==> inputs of try-quartz <==
## RISC
module RISC (destinoWrWB,escribir,PCsrc,result,PCoutMEM,NReset,clk,alu_outMEM,WriteDataInMEM,datoMemOut,InstruccionIn,PCinIF,MemWriteInMEM);
export LEC_CHECK = 0
export CAP_MARGIN = 30
export CELL_PAD_IN_SITES_DETAIL_PLACEMENT = 0
export CORE_MARGIN = 2
export CORE_UTILIZATION = 69
export CTS_CLUSTER_DIAMETER = 365
export CTS_CLUSTER_SIZE = 13
export GPL_ROUTABILITY_DRIVEN = 0
export MAX_ROUTING_LAYER = met5
export MIN_ROUTING_LAYER = met1
export PLACE_DENSITY_LB_ADDON = 0.03
export SETUP_SLACK_MARGIN = 1.19
export SLEW_MARGIN = 20
create_clock -name core_clock -period 4.01 [get_ports {clk}]
run.sh (not shown) runs the stock make flow with config.mk's settings and CLKGATE_MAP_FILE=.
==> try-cedar: changes against try-quartz <==
Settings changed: CAP_MARGIN 30 to 20, CELL_PAD_IN_SITES_DETAIL_PLACEMENT 0 to default, CORE_UTILIZATION 69 to 72, CTS_CLUSTER_DIAMETER 365 to default, CTS_CLUSTER_SIZE 13 to 44, GPL_ROUTABILITY_DRIVEN 0 to default, MAX_ROUTING_LAYER met5 to default, MIN_ROUTING_LAYER met1 to default, PLACE_DENSITY from default to 0.65, PLACE_DENSITY_LB_ADDON 0.03 to default, SETUP_SLACK_MARGIN 1.19 to default.
==> flow/constraint.sdc (replaced) <==
create_clock -name core_clock -period 3.7 [get_ports {clk}]
set_input_delay 0.7400 -clock core_clock [delete_from_list [all_inputs] [get_ports {clk}]]
set_output_delay 0.7400 -clock core_clock [all_outputs]
set_load 0.01 [all_outputs]
==> try-juniper: changes against try-quartz <==
Settings changed: CAP_MARGIN 30 to 20, CELL_PAD_IN_SITES_DETAIL_PLACEMENT 0 to default, CORE_UTILIZATION 69 to 40, CTS_CLUSTER_DIAMETER 365 to default, CTS_CLUSTER_SIZE 13 to default, GPL_ROUTABILITY_DRIVEN 0 to default, MAX_ROUTING_LAYER met5 to default, MIN_ROUTING_LAYER met1 to default, PLACE_DENSITY_LB_ADDON 0.03 to default, SETUP_SLACK_MARGIN 1.19 to default.
==> flow/constraint.sdc (replaced) <==
create_clock -name core_clock -period 6.66 [get_ports {clk}]
set_input_delay 1.3320 -clock core_clock [delete_from_list [all_inputs] [get_ports {clk}]]
set_output_delay 1.3320 -clock core_clock [all_outputs]
set_load 0.01 [all_outputs]
==> try-garnet: changes against try-quartz <==
Settings changed: CAP_MARGIN 30 to 20, CELL_PAD_IN_SITES_DETAIL_PLACEMENT 0 to default, CORE_UTILIZATION 69 to 72, CTS_CLUSTER_DIAMETER 365 to default, CTS_CLUSTER_SIZE 13 to 46, GPL_ROUTABILITY_DRIVEN 0 to default, MAX_ROUTING_LAYER met5 to default, MIN_ROUTING_LAYER met1 to default, PLACE_DENSITY from default to 0.67, PLACE_DENSITY_LB_ADDON 0.03 to default, SETUP_SLACK_MARGIN 1.19 to 0.92.
==> flow/constraint.sdc (replaced) <==
create_clock -name core_clock -period 5.34 [get_ports {clk}]
set_input_delay 1.0680 -clock core_clock [delete_from_list [all_inputs] [get_ports {clk}]]
set_output_delay 1.0680 -clock core_clock [all_outputs]
set_load 0.01 [all_outputs]
==> flow_summary.toml <==
# flow metrics
[sta]
finalWorstSetupSlack_ps = -1493
setup_viol = 24

[die]
fp.dieArea_um2 = 94170

[run_status]
status = "complete, but fails checks"
so.violations = "setup timing"

[power_and_ir_drop]
clock_power_share_pct = 26.3
powerDensity_nw_per_um2 = 715.2

[finish]
sh_seq_area_pct = 45.28
fillers = 4012
(the above is from try-cedar)
==> flow_summary.toml <==
# flow metrics
[die]
core-area_um2 = 91250
core_util_floorplan_pct = 72.38
fp.dieArea_um2 = 94170

[sta]
finalWorstSetupSlack_ps = 162.6
setup_viol = 0

[setup_path]
cp.depth = 23

[finish]
fillers = 4877
sh_seq_area_pct = 47.40

[power_and_ir_drop]
p_comb_share_pct = 30.3
p_clk_mw = 10.4
clock_power_share_pct = 27.3

[route]
vias = 52720

[cts]
cts_tree = "yes"

[run_status]
status = "timing/DRC/antenna clean"

[place]
place_ws_ps = 63.83
(the above is from try-garnet)
==> flow_summary.toml <==
# flow metrics
[sta]
fin_hold_ws_ps = -17.57
finalHoldViolCount = 5
finalWorstSetupSlack_ps = -1512
setup_viol = 18

[die]
fp.dieArea_um2 = 98210

[finish]
fillers = 4218
sh_seq_area_pct = 43.82

[yosys]
muxShareOfSynthArea_pct = 11.04
fp_nets = 6509

[run_status]
so.violations = "hold timing, setup timing"
status = "complete, but fails checks"

[cts]
clk_pin_slew_ps = 70

[place]
place_ws_ps = -1191

[min_path]
hp-class = "input port to async pin"

[power_and_ir_drop]
clock_power_share_pct = 21.4
(the above is from try-quartz)
==> flow_summary.toml <==
# flow metrics
[power_and_ir_drop]
powerDensity_nw_per_um2 = 395.8
clock_power_share_pct = 29.3

[setup_path]
reg2reg_slack_ps = 520

[die]
fp.dieArea_um2 = 168400

[finish]
sh_seq_area_pct = 47.27
fillers = 15090

[run_status]
status = "timing/DRC/antenna clean"

[sta]
finalWorstSetupSlack_ps = 515.2
(the above is from try-juniper)
